==> flow/design.v <==
/*verilator lint_off MULTITOP*/
module num_rpad #(
    parameter int IN_WIDTH  = 32,
    parameter int OUT_WIDTH = 32
) (
    input  logic [ IN_WIDTH-1:0] in,
    output logic [OUT_WIDTH-1:0] out
);
  localparam int EXTEND = OUT_WIDTH - IN_WIDTH;
  assign out = {in, {EXTEND{1'b0}}};
endmodule
module num_sneg #(
    parameter int WIDTH = 32
) (
    input  logic signed [WIDTH-1:0] in,
    output logic signed [WIDTH-1:0] out
);
  assign out = -in;
endmodule
module num_sabs #(
    parameter int WIDTH = 32
) (
    input  logic signed [WIDTH-1:0] in,
    output logic signed [WIDTH-1:0] out
);
  assign out = in[WIDTH-1] ? -in : in;
endmodule
module num_min #(
    parameter int WIDTH = 32
) (
    input  logic [WIDTH-1:0] left,
    input  logic [WIDTH-1:0] right,
    output logic [WIDTH-1:0] out
);
  assign out = (left < right) ? left : right;
endmodule
module num_max #(
    parameter int WIDTH = 32
) (
    input  logic [WIDTH-1:0] left,
    input  logic [WIDTH-1:0] right,
    output logic [WIDTH-1:0] out
);
  assign out = (left > right) ? left : right;
endmodule
module num_smin #(
    parameter int WIDTH = 32
) (
    input  logic signed [WIDTH-1:0] left,
    input  logic signed [WIDTH-1:0] right,
    output logic signed [WIDTH-1:0] out
);
  assign out = (left < right) ? left : right;
endmodule
module num_smax #(
    parameter int WIDTH = 32
) (
    input  logic signed [WIDTH-1:0] left,
    input  logic signed [WIDTH-1:0] right,
    output logic signed [WIDTH-1:0] out
);
  assign out = (left > right) ? left : right;
endmodule
module num_ssignbit #(
    parameter int WIDTH = 32
) (
    input logic signed [WIDTH-1:0] in,
    output logic out
);
  assign out = in[WIDTH-1];
endmodule
module num_sadd #(
    parameter int LEFT_WIDTH = 32,
    parameter int LEFT_LSB = 0,
    parameter int RIGHT_WIDTH = 32,
    parameter int RIGHT_LSB = 0,
    parameter int OUT_WIDTH = 33
) (
    input  logic signed [ LEFT_WIDTH-1:0] left,
    input  logic signed [RIGHT_WIDTH-1:0] right,
    output logic signed [  OUT_WIDTH-1:0] out
);
  logic signed [  LEFT_LSB+LEFT_WIDTH-1:0] left_aligned;
  logic signed [RIGHT_LSB+RIGHT_WIDTH-1:0] right_aligned;
  assign left_aligned = {left, {LEFT_LSB{1'b0}}};
  assign right_aligned = {right, {RIGHT_LSB{1'b0}}};
  assign out = left_aligned + right_aligned;
endmodule
module num_smul #(
    parameter int LEFT_WIDTH = 32,
    parameter int RIGHT_WIDTH = 32,
    parameter int OUT_WIDTH = 64,
    parameter int OUT_LSB = 0
) (
    input  logic signed [ LEFT_WIDTH-1:0] left,
    input  logic signed [RIGHT_WIDTH-1:0] right,
    input  logic                          go,
    input  logic                          reset,
    input  logic                          clk,
    output logic signed [  OUT_WIDTH-1:0] out,
    output logic                          done
);
  logic [1:0] done_buffer;
  assign done = done_buffer[1];
  logic signed [       LEFT_WIDTH-1:0] left_tmp;
  logic signed [      RIGHT_WIDTH-1:0] right_tmp;
  logic signed [OUT_LSB+OUT_WIDTH-1:0] out_tmp;
  assign out = out_tmp[OUT_LSB+OUT_WIDTH-1:OUT_LSB];
  always_ff @(posedge clk) begin
    if (go) begin
      done_buffer[0] <= 1;
      done_buffer[1] <= done_buffer[0];
    end else begin
      done_buffer <= 0;
    end
  end
  always_ff @(posedge clk) begin
    if (!reset && go) begin
      left_tmp  <= left;
      right_tmp <= right;
    end else begin
      left_tmp  <= 0;
      right_tmp <= 0;
    end
  end
  always_ff @(posedge clk) begin
    if (reset) begin
      out_tmp <= 0;
    end else if (go) begin
      out_tmp <= left_tmp * right_tmp;
    end else begin
      out_tmp <= out_tmp;
    end
  end
endmodule
module smul_q31 (
    input  logic        clk,
    input  logic        reset,
    input  logic        go,
    input  logic [31:0] left,
    input  logic [31:0] right,
    output logic [31:0] out,
    output logic        done
);
  num_smul #(
      .LEFT_WIDTH (32),
      .RIGHT_WIDTH(32),
      .OUT_WIDTH  (32),
      .OUT_LSB    (31)
  ) mul (
      .left (left),
      .right(right),
      .go   (go),
      .reset(reset),
      .clk  (clk),
      .out  (out),
      .done (done)
  );
endmodule
clock: 4.99 ns
lec_check: 0
abc_area: 1
cap_margin: 15
core_aspect_ratio: 1.35
core_margin: 2
core_utilization: 72
cts_cluster_diameter: 320
cts_cluster_size: 100
place_density: 0.36
setup_slack_margin: 2.5
slew_margin: 20
tns_end_percent: 10
run.sh (not shown) runs the stock make flow with config.mk's settings and CLKGATE_MAP_FILE=.
The baseline reached the layout checks and failed them: setup timing.
==> next run, changes <==
CORE_ASPECT_RATIO = 1.4   (was 1.35)
Effect:
- The changed run finished but failed the layout checks on setup timing
- register-to-register slack gains 150 ps
- synthesized cell count is unchanged
- cell area stays flat
- die size is about the same
- setup slack improves by 150 ps
- flip-flop count stays the same
- area after synthesis does not change
- hold slack improves by 3.6 ps
- maximum frequency grows by 2.0%
- combinational power went up by about 1%
==> next run, changes <==
ABC_AREA = unset   (was 1)
CAP_MARGIN = 20   (was 15)
CORE_ASPECT_RATIO = unset   (was 1.4)
CTS_CLUSTER_DIAMETER = unset   (was 320)
CTS_CLUSTER_SIZE = 99   (was 100)
PLACE_DENSITY = unset   (was 0.36)
SETUP_SLACK_MARGIN = unset   (was 2.5)
TNS_END_PERCENT = unset   (was 10)
clock period = 12.4 ns   (was 4.99 ns; I/O delays follow)
What happened:
- The changed run completed without violations
- worst hold slack improves by 17 ps
- via count decreases by about 25%
- setup slack improves by 5900 ps
- synthesized area decreases by 6.2%
- global-route usage decreases by 9.4 points
- flip-flop count is unchanged
- final cell count decreases by about 27%
==> next run, changes <==
ABC_AREA = 1   (was unset)
CORE_ASPECT_RATIO = 0.5   (was unset)
CTS_CLUSTER_DIAMETER = 372   (was unset)
PLACE_DENSITY = 0.39   (was unset)
TNS_END_PERCENT = 15   (was unset)
clock period = 5.67 ns   (was 12.4 ns; I/O delays follow)
The new run failed in 5_1_grt.
Die area came out higher by a few percent.
Synthesized cell count came out higher by a quarter to a third.
Area after synthesis came out higher by a few percent.
No activity file was given, so power comes from the tool's default toggle rates.
